// Cfu
module Cfu (
    input               cmd_valid,
    output              cmd_ready,
    input      [9:0]    cmd_payload_function_id,
    input      [31:0]   cmd_payload_inputs_0,
    input      [31:0]   cmd_payload_inputs_1,
    output reg          rsp_valid,
    input               rsp_ready,
    output reg [31:0]   rsp_payload_outputs_0,
    input               reset,
    input               clk
);
export LEC_CHECK = 0
export CAP_MARGIN = 40
export CORE_ASPECT_RATIO = 1.53
export CORE_MARGIN = 5
export CORE_UTILIZATION = 17
export CTS_CLUSTER_DIAMETER = 173
export CTS_CLUSTER_SIZE = 87
export GPL_ROUTABILITY_DRIVEN = 1
export MAX_ROUTING_LAYER = met4
export MIN_ROUTING_LAYER = met1
export PLACE_DENSITY_LB_ADDON = 0.15
export SLEW_MARGIN = 40
export TNS_END_PERCENT = 30
create_clock -name core_clock -period 19.3 [get_ports {clk}]
run.sh (not shown) runs the stock make flow with config.mk's settings and CLKGATE_MAP_FILE=.
Rerun with:
==> flow/config.mk (replaced) <==
export PLATFORM = sky130hd
export DESIGN_NAME = Cfu
export DESIGN_NICKNAME = Cfu
export VERILOG_FILES = /design/flow/design.v
export SDC_FILE = /design/flow/constraint.sdc
export NUM_CORES = 4
export LEC_CHECK = 0
export CAP_MARGIN = 20
export CORE_MARGIN = 2
export CORE_UTILIZATION = 41
export SLEW_MARGIN = 20
==> flow/constraint.sdc (replaced) <==
create_clock -name core_clock -period 11.6 [get_ports {clk}]
set_input_delay 2.3200 -clock core_clock [delete_from_list [all_inputs] [get_ports {clk}]]
set_output_delay 2.3200 -clock core_clock [all_outputs]
set_load 0.01 [all_outputs]
The changed run went through all stages and came out clean. Wire length came out lower by 24%. Area after synthesis stays the same. Worst hold slack loses 0.012 ns. Die size goes down by about 60%. Non-clock buffer count increases by 17. Worst setup slack got worse by 5.5 ns.

---

main:
Starting RTL as in the previous note.
clock: 9.96 ns
lec_check: 0
cap_margin: 20
core_margin: 2
core_utilization: 71
cts_cluster_diameter: 27
cts_cluster_size: 15
place_density_lb_addon: 0.24
slew_margin: 20
Status: main FAILED at global routing (tool error)
> inputs changed (main -> the feature branch)
Settings: clearing CTS_CLUSTER_SIZE, which used to be 15; clearing PLACE_DENSITY_LB_ADDON, which used to be 0.24; swapping 71 for 66 in CORE_UTILIZATION.
==> comparison <==
The flow completed for the feature branch, but it is not clean: the layout still shows negative setup slack. main -> the feature branch: synthesized cell count delta 0, exact match. Going from main to the feature branch, the die area was enlarged. Xor-xnor portion of the synthesized cell area came out exactly the same in the feature branch and main. Min vertical die size across the feature branch and main: main. Count of placed standard cells including taps was lower in main than in the feature branch. ~same share of flip-flops with an asynchronous set or reset in the feature branch and main. Looking only at pre-CTS setup slack, and setting everything else aside, the lower value of the feature branch and main goes to main. Core region area (the feature branch over main): increase, about 8%. The feature branch against main: post-cts resize count rose by 51; total cell area at the placement stage saw an increase; number of placement rows up 2.

---

Starting RTL as in the previous note.
Design Cfu, start of the top module:
module Cfu (
    input               cmd_valid,
    output              cmd_ready,
    input      [9:0]    cmd_payload_function_id,
    input      [31:0]   cmd_payload_inputs_0,
    input      [31:0]   cmd_payload_inputs_1,
    output reg          rsp_valid,
    input               rsp_ready,
    output reg [31:0]   rsp_payload_outputs_0,
    input               reset,
    input               clk
);
    wire signed [15:0] prod_0, prod_1, prod_2, prod_3;
    assign prod_0 = ($signed(cmd_payload_inputs_0[7:0])) * $signed(cmd_payload_inputs_1[7:0]);
    assign prod_1 = ($signed(cmd_payload_inputs_0[15:8])) * $signed(cmd_payload_inputs_1[15:8]);
    assign prod_2 = ($signed(cmd_payload_inputs_0[23:16])) * $signed(cmd_payload_inputs_1[23:16]);
    assign prod_3 = ($signed(cmd_payload_inputs_0[31:24])) * $signed(cmd_payload_inputs_1[31:24]);
    wire signed [31:0] sum_prods;
    assign sum_prods = prod_0 + prod_1 + prod_2 + prod_3;
    assign cmd_ready = ~rsp_valid;   
    always @(posedge clk) begin
        if (reset) begin
            rsp_payload_outputs_0 <= 32'b0;
            rsp_valid <= 1'b0;
        end else if (rsp_valid) begin
                rsp_valid <= ~rsp_ready;
            end else if (cmd_valid) begin
                    rsp_valid <= 1'b1;
                    rsp_payload_outputs_0 <= |cmd_payload_function_id[9:3]
                        ? 32'b0
                        : rsp_payload_outputs_0 + sum_prods;
                end
            end
endmodule
==> flow/config.mk <==
export PLATFORM = sky130hd
export DESIGN_NAME = Cfu
export DESIGN_NICKNAME = Cfu
export VERILOG_FILES = /design/flow/design.v
export SDC_FILE = /design/flow/constraint.sdc
export NUM_CORES = 4
export LEC_CHECK = 0
export CAP_MARGIN = 20
export CORE_MARGIN = 2
export CORE_UTILIZATION = 72
export CTS_CLUSTER_DIAMETER = 27
export HOLD_SLACK_MARGIN = -0.1
export SLEW_MARGIN = 20
export TNS_END_PERCENT = 5
==> flow/constraint.sdc <==
create_clock -name core_clock -period 9.86 [get_ports {clk}]
set_input_delay 1.9720 -clock core_clock [delete_from_list [all_inputs] [get_ports {clk}]]
set_output_delay 1.9720 -clock core_clock [all_outputs]
set_load 0.01 [all_outputs]
The baseline produced a layout that fails on negative setup slack.
Change:
CORE_UTILIZATION = 40   (was 72)
CTS_CLUSTER_DIAMETER = default   (was 27)
HOLD_SLACK_MARGIN = default   (was -0.1)
TNS_END_PERCENT = default   (was 5)
clock period = 12.0 ns   (was 9.86 ns; I/O delays follow)
This time the run completed with no timing, DRC or antenna violations. Routed wire length drops by 25%. First-iteration DRC count goes down by 54%. Global-route usage came out lower by 20 points. Utilization shrinks by 45 points. Register-to-register slack gains 2.1 ns. Die area went up by 77%. Worst setup slack gets better by 0.95 ns.
Change:
CORE_ASPECT_RATIO = 0.5   (was default)
CORE_UTILIZATION = 65   (was 40)
PLACE_DENSITY_LB_ADDON = 0.29   (was default)
Setup slack loses 0.18 ns.
Die area came out lower by about 38%.
Cell count shrinks by 9.0%.
Sequential share of layout area hardly moves.
Flip-flop count stays the same.
Synthesized cell count is unchanged.

---

v26:
Cfu again, from the RTL that the note above started with.
Design Cfu, start of the top module:
module Cfu (
    input               cmd_valid,
    output              cmd_ready,
    input      [9:0]    cmd_payload_function_id,
    input      [31:0]   cmd_payload_inputs_0,
    input      [31:0]   cmd_payload_inputs_1,
    output reg          rsp_valid,
    input               rsp_ready,
    output reg [31:0]   rsp_payload_outputs_0,
    input               reset,
    input               clk
);
    wire signed [15:0] prod_0, prod_1, prod_2, prod_3;
    assign prod_0 = ($signed(cmd_payload_inputs_0[7:0])) * $signed(cmd_payload_inputs_1[7:0]);
    assign prod_1 = ($signed(cmd_payload_inputs_0[15:8])) * $signed(cmd_payload_inputs_1[15:8]);
    assign prod_2 = ($signed(cmd_payload_inputs_0[23:16])) * $signed(cmd_payload_inputs_1[23:16]);
    assign prod_3 = ($signed(cmd_payload_inputs_0[31:24])) * $signed(cmd_payload_inputs_1[31:24]);
    wire signed [31:0] sum_prods;
    assign sum_prods = prod_0 + prod_1 + prod_2 + prod_3;
    assign cmd_ready = ~rsp_valid;   
    always @(posedge clk) begin
        if (reset) begin
            rsp_payload_outputs_0 <= 32'b0;
            rsp_valid <= 1'b0;
        end else if (rsp_valid) begin
                rsp_valid <= ~rsp_ready;
            end else if (cmd_valid) begin
                    rsp_valid <= 1'b1;
                    rsp_payload_outputs_0 <= |cmd_payload_function_id[9:3]
                        ? 32'b0
                        : rsp_payload_outputs_0 + sum_prods;
                end
            end
endmodule
clock: 9.86 ns
lec_check: 0
cap_margin: 20
core_margin: 2
core_utilization: 72
cts_cluster_diameter: 27
hold_slack_margin: -0.1
place_density: 0.38
setup_slack_margin: 2.92
slew_margin: 20
tns_end_percent: 5
Finished, but not clean: v26, with negative setup slack.
Here is what was changed in the inputs of v37 compared with v26.
Settings: TNS_END_PERCENT removed (was 5); CTS_CLUSTER_DIAMETER removed (was 27); HOLD_SLACK_MARGIN removed (was -0.1); CORE_UTILIZATION changed from 72 to 40; PLACE_DENSITY removed (was 0.38); SETUP_SLACK_MARGIN removed (was 2.92); the clock period (ns, I/O delays scaled along) changed from 9.86 to 11.6.
--- outcome ---
v37 completed every stage of the flow, and the final layout passed the timing, design-rule and antenna checks.
v26 has a lower total instance count after detailed placement than v37.
v37 against v26: tap cell count increased by about 90% relative to the old numbers, non-clock buffer instance count of the final layout lower.
| critical path depth | v26 vs v37 | ≈ equal |
#### Input delta (v3 over v37)
Settings: a change of CORE_UTILIZATION from 40 to 72; an added PLACE_DENSITY of 0.66; an added CTS_CLUSTER_SIZE of 40; a change of the clock period (ns, I/O delays scaled along) from 11.6 to 9.19.
Results
- From v37 to v3 the numbers moved as follows: number of standard cells after synthesis held steady, overall die area went down 16,000 um2, post-placement worst setup slack went down 1.72 ns, number of buffers added for setup after CTS higher, die height lost about 25%.
- Status: v3 FAILED at global routing (5_1_grt) (tool error)

---

job 101:
Starting RTL as in the previous note.
Settings: LEC_CHECK=0, ABC_AREA=1, CAP_MARGIN=20, CELL_PAD_IN_SITES_DETAIL_PLACEMENT=2, CORE_ASPECT_RATIO=0.75, CORE_MARGIN=9, CORE_UTILIZATION=44, CTS_CLUSTER_SIZE=30, MAX_ROUTING_LAYER=met5, MIN_ROUTING_LAYER=met2, SETUP_SLACK_MARGIN=-0.59, SLEW_MARGIN=30, TNS_END_PERCENT=25; clock period 12.0 ns.
Job 101 did not finish: a tool error stopped it during 5_1_grt.
## Diff of input files: job 102 against job 101
# job 101
export LEC_CHECK = 0
export ABC_AREA = 1
export CAP_MARGIN = 20
export CELL_PAD_IN_SITES_DETAIL_PLACEMENT = 2
export CORE_ASPECT_RATIO = 0.75
export CORE_MARGIN = 9
export CORE_UTILIZATION = 44
export CTS_CLUSTER_SIZE = 30
export MAX_ROUTING_LAYER = met5
export MIN_ROUTING_LAYER = met2
export SETUP_SLACK_MARGIN = -0.59
export SLEW_MARGIN = 30
export TNS_END_PERCENT = 25
create_clock -name core_clock -period 12.0 [get_ports {clk}]
# job 102
export LEC_CHECK = 0
export CAP_MARGIN = 20
export CELL_PAD_IN_SITES_DETAIL_PLACEMENT = 0
export CORE_MARGIN = 2
export CORE_UTILIZATION = 22
export CTS_CLUSTER_SIZE = 98
export GPL_TIMING_DRIVEN = 1
export HOLD_SLACK_MARGIN = 0.23
export MAX_ROUTING_LAYER = met5
export MIN_ROUTING_LAYER = met1
export SLEW_MARGIN = 20
create_clock -name core_clock -period 12.0 [get_ports {clk}]
[summary]
- Job 102 ended with every stage complete and zero timing, DRC or antenna violations.
- Job 102 vs. job 101: standard cell area after detailed placement went down by 2.6%.
- Area fraction in compound gates, job 102 and job 101: higher on job 102
- In terms of area fraction in mux cells, job 101 and job 102 differ only marginally.
- [job 102 vs job 101] number of distinct library cells after synthesis: higher in job 102
- Job 102 against job 101: mean instance size in the synthesized netlist now sits higher; total cells reported by yosys after synthesis now sits lower.
[inputs] job 103 vs job 102
# job 102
export LEC_CHECK = 0
export CAP_MARGIN = 20
export CELL_PAD_IN_SITES_DETAIL_PLACEMENT = 0
export CORE_MARGIN = 2
export CORE_UTILIZATION = 22
export CTS_CLUSTER_SIZE = 98
export GPL_TIMING_DRIVEN = 1
export HOLD_SLACK_MARGIN = 0.23
export MAX_ROUTING_LAYER = met5
export MIN_ROUTING_LAYER = met1
export SLEW_MARGIN = 20
create_clock -name core_clock -period 12.0 [get_ports {clk}]
# job 103
export LEC_CHECK = 0
export CAP_MARGIN = 20
export CELL_PAD_IN_SITES_DETAIL_PLACEMENT = 2
export CORE_MARGIN = 2
export CORE_UTILIZATION = 58
export GPL_TIMING_DRIVEN = 0
export HOLD_SLACK_MARGIN = 0.23
export MAX_ROUTING_LAYER = met5
export SLEW_MARGIN = 20
create_clock -name core_clock -period 12.0 [get_ports {clk}]
--- outcome ---
Job 103 is listed as incomplete: the tool reported an error in 3_5_place_dp and the run ended there. Comparing job 102 with job 103, the count of library flops with an enable pin came out essentially unchanged. The I/O pin count on job 102 is in line with that on job 103. Job 103 -> job 102: area fraction in full adders, half adders and majority gates delta 0, exact match. Number of cell rows delta for job 103 relative to job 102: about 40% lower. Cmp job 103 and job 102 / width of the chip / lower: job 103. Going from job 102 to job 103, initial cell density of the core now sits higher; vertical extent of the die lower; die size moved down.

---

The RTL this note starts from:
==> flow/design.v <==
module Cfu (
    input               cmd_valid,
    output              cmd_ready,
    input      [9:0]    cmd_payload_function_id,
    input      [31:0]   cmd_payload_inputs_0,
    input      [31:0]   cmd_payload_inputs_1,
    output reg          rsp_valid,
    input               rsp_ready,
    output reg [31:0]   rsp_payload_outputs_0,
    input               reset,
    input               clk
);
    wire signed [15:0] prod_0, prod_1, prod_2, prod_3;
    assign prod_0 = ($signed(cmd_payload_inputs_0[7:0])) * $signed(cmd_payload_inputs_1[7:0]);
    assign prod_1 = ($signed(cmd_payload_inputs_0[15:8])) * $signed(cmd_payload_inputs_1[15:8]);
    assign prod_2 = ($signed(cmd_payload_inputs_0[23:16])) * $signed(cmd_payload_inputs_1[23:16]);
    assign prod_3 = ($signed(cmd_payload_inputs_0[31:24])) * $signed(cmd_payload_inputs_1[31:24]);
    wire signed [31:0] sum_prods;
    assign sum_prods = prod_0 + prod_1 + prod_2 + prod_3;
    assign cmd_ready = ~rsp_valid;   
    always @(posedge clk) begin
        if (reset) begin
            rsp_payload_outputs_0 <= 32'b0;
            rsp_valid <= 1'b0;
        end else if (rsp_valid) begin
                rsp_valid <= ~rsp_ready;
            end else if (cmd_valid) begin
                    rsp_valid <= 1'b1;
                    rsp_payload_outputs_0 <= |cmd_payload_function_id[9:3]
                        ? 32'b0
                        : rsp_payload_outputs_0 + sum_prods;
                end
            end
endmodule
Settings: LEC_CHECK=0, CAP_MARGIN=0, CORE_MARGIN=2, CORE_UTILIZATION=72, CTS_CLUSTER_DIAMETER=388, CTS_CLUSTER_SIZE=10, HOLD_SLACK_MARGIN=0.3, PLACE_DENSITY=0.36, SLEW_MARGIN=20; clock period 5.45 ns.
The baseline did not get past global routing with GRT-0116.
Rerun with:
--- a/flow/config.mk
+++ b/flow/config.mk
@@ -8 +8 @@
-export CAP_MARGIN = 0
+export CAP_MARGIN = 20
@@ -11,4 +11,2 @@
-export CTS_CLUSTER_DIAMETER = 388
-export CTS_CLUSTER_SIZE = 10
-export HOLD_SLACK_MARGIN = 0.3
-export PLACE_DENSITY = 0.36
+export CTS_CLUSTER_SIZE = 13
+export PLACE_DENSITY_LB_ADDON = 0.25
==> flow/constraint.sdc (replaced) <==
create_clock -name core_clock -period 9.19 [get_ports {clk}]
set_input_delay 1.8380 -clock core_clock [delete_from_list [all_inputs] [get_ports {clk}]]
set_output_delay 1.8380 -clock core_clock [all_outputs]
set_load 0.01 [all_outputs]
Outcome: The new run aborted during global routing; die area is unchanged; synthesized cell count is unchanged; synthesized area is unchanged.
Rerun with:
--- a/flow/config.mk
+++ b/flow/config.mk
@@ -10,3 +10,2 @@
-export CORE_UTILIZATION = 72
-export CTS_CLUSTER_SIZE = 13
-export PLACE_DENSITY_LB_ADDON = 0.25
+export CORE_UTILIZATION = 66
+export CTS_CLUSTER_DIAMETER = 27
==> flow/constraint.sdc (replaced) <==
create_clock -name core_clock -period 9.86 [get_ports {clk}]
set_input_delay 1.9720 -clock core_clock [delete_from_list [all_inputs] [get_ports {clk}]]
set_output_delay 1.9720 -clock core_clock [all_outputs]
set_load 0.01 [all_outputs]
After rerunning:
- The changed run produced a layout that fails on negative setup slack
- area after synthesis stays the same
- die size rises by 8.8%
- synthesized cell count stays the same
Rerun with:
--- a/flow/config.mk
+++ b/flow/config.mk
@@ -10,2 +10,4 @@
-export CORE_UTILIZATION = 66
-export CTS_CLUSTER_DIAMETER = 27
+export CORE_UTILIZATION = 71
+export CTS_CLUSTER_SIZE = 37
+export HOLD_SLACK_MARGIN = -0.08
+export SETUP_SLACK_MARGIN = 1.19
@@ -12,0 +15 @@
+export TNS_END_PERCENT = 5
- The new run finished but failed the layout checks on negative setup slack
- final area came out lower by 1.6%
- wire length came out higher by 13%
- via count came out higher by 7.1%
- final cell count came out lower by 0.58%
- area after synthesis stays the same
- critical path depth stays the same
- first-iteration DRC count came out higher by 46%
- clock skew came out lower by 0.0077 ns
- setup slack degrades by 0.19 ns
Rerun with:
--- a/flow/config.mk
+++ b/flow/config.mk
@@ -10,4 +10 @@
-export CORE_UTILIZATION = 71
-export CTS_CLUSTER_SIZE = 37
-export HOLD_SLACK_MARGIN = -0.08
-export SETUP_SLACK_MARGIN = 1.19
+export CORE_UTILIZATION = 59
@@ -15 +11,0 @@
-export TNS_END_PERCENT = 5
==> flow/constraint.sdc (replaced) <==
create_clock -name core_clock -period 9.78 [get_ports {clk}]
set_input_delay 1.9560 -clock core_clock [delete_from_list [all_inputs] [get_ports {clk}]]
set_output_delay 1.9560 -clock core_clock [all_outputs]
set_load 0.01 [all_outputs]
What happened:
- The changed run finished with negative setup slack left
- first-iteration DRC count decreases by 57%
- via count decreases by 12%
- die size increases by 20%
- design area increases by about 3.4%
- non-clock buffer count increases by 20
- hold slack barely changes
- critical path depth increases by 1
Rerun with:
--- a/flow/config.mk
+++ b/flow/config.mk
@@ -10 +10 @@
-export CORE_UTILIZATION = 59
+export CORE_UTILIZATION = 63
==> flow/constraint.sdc (replaced) <==
create_clock -name core_clock -period 9.19 [get_ports {clk}]
set_input_delay 1.8380 -clock core_clock [delete_from_list [all_inputs] [get_ports {clk}]]
set_output_delay 1.8380 -clock core_clock [all_outputs]
set_load 0.01 [all_outputs]
After rerunning: The new run finished but fails on negative setup slack; via count rose by 3.4%; global-route usage rose by 1.8 points; cell area rose by 1.5%; final cell count stays the same; worst hold slack hardly moves; worst setup slack gets worse by 0.47 ns; core utilization rose by 5.2 points; critical path depth fell by 2; synthesized area stays the same.
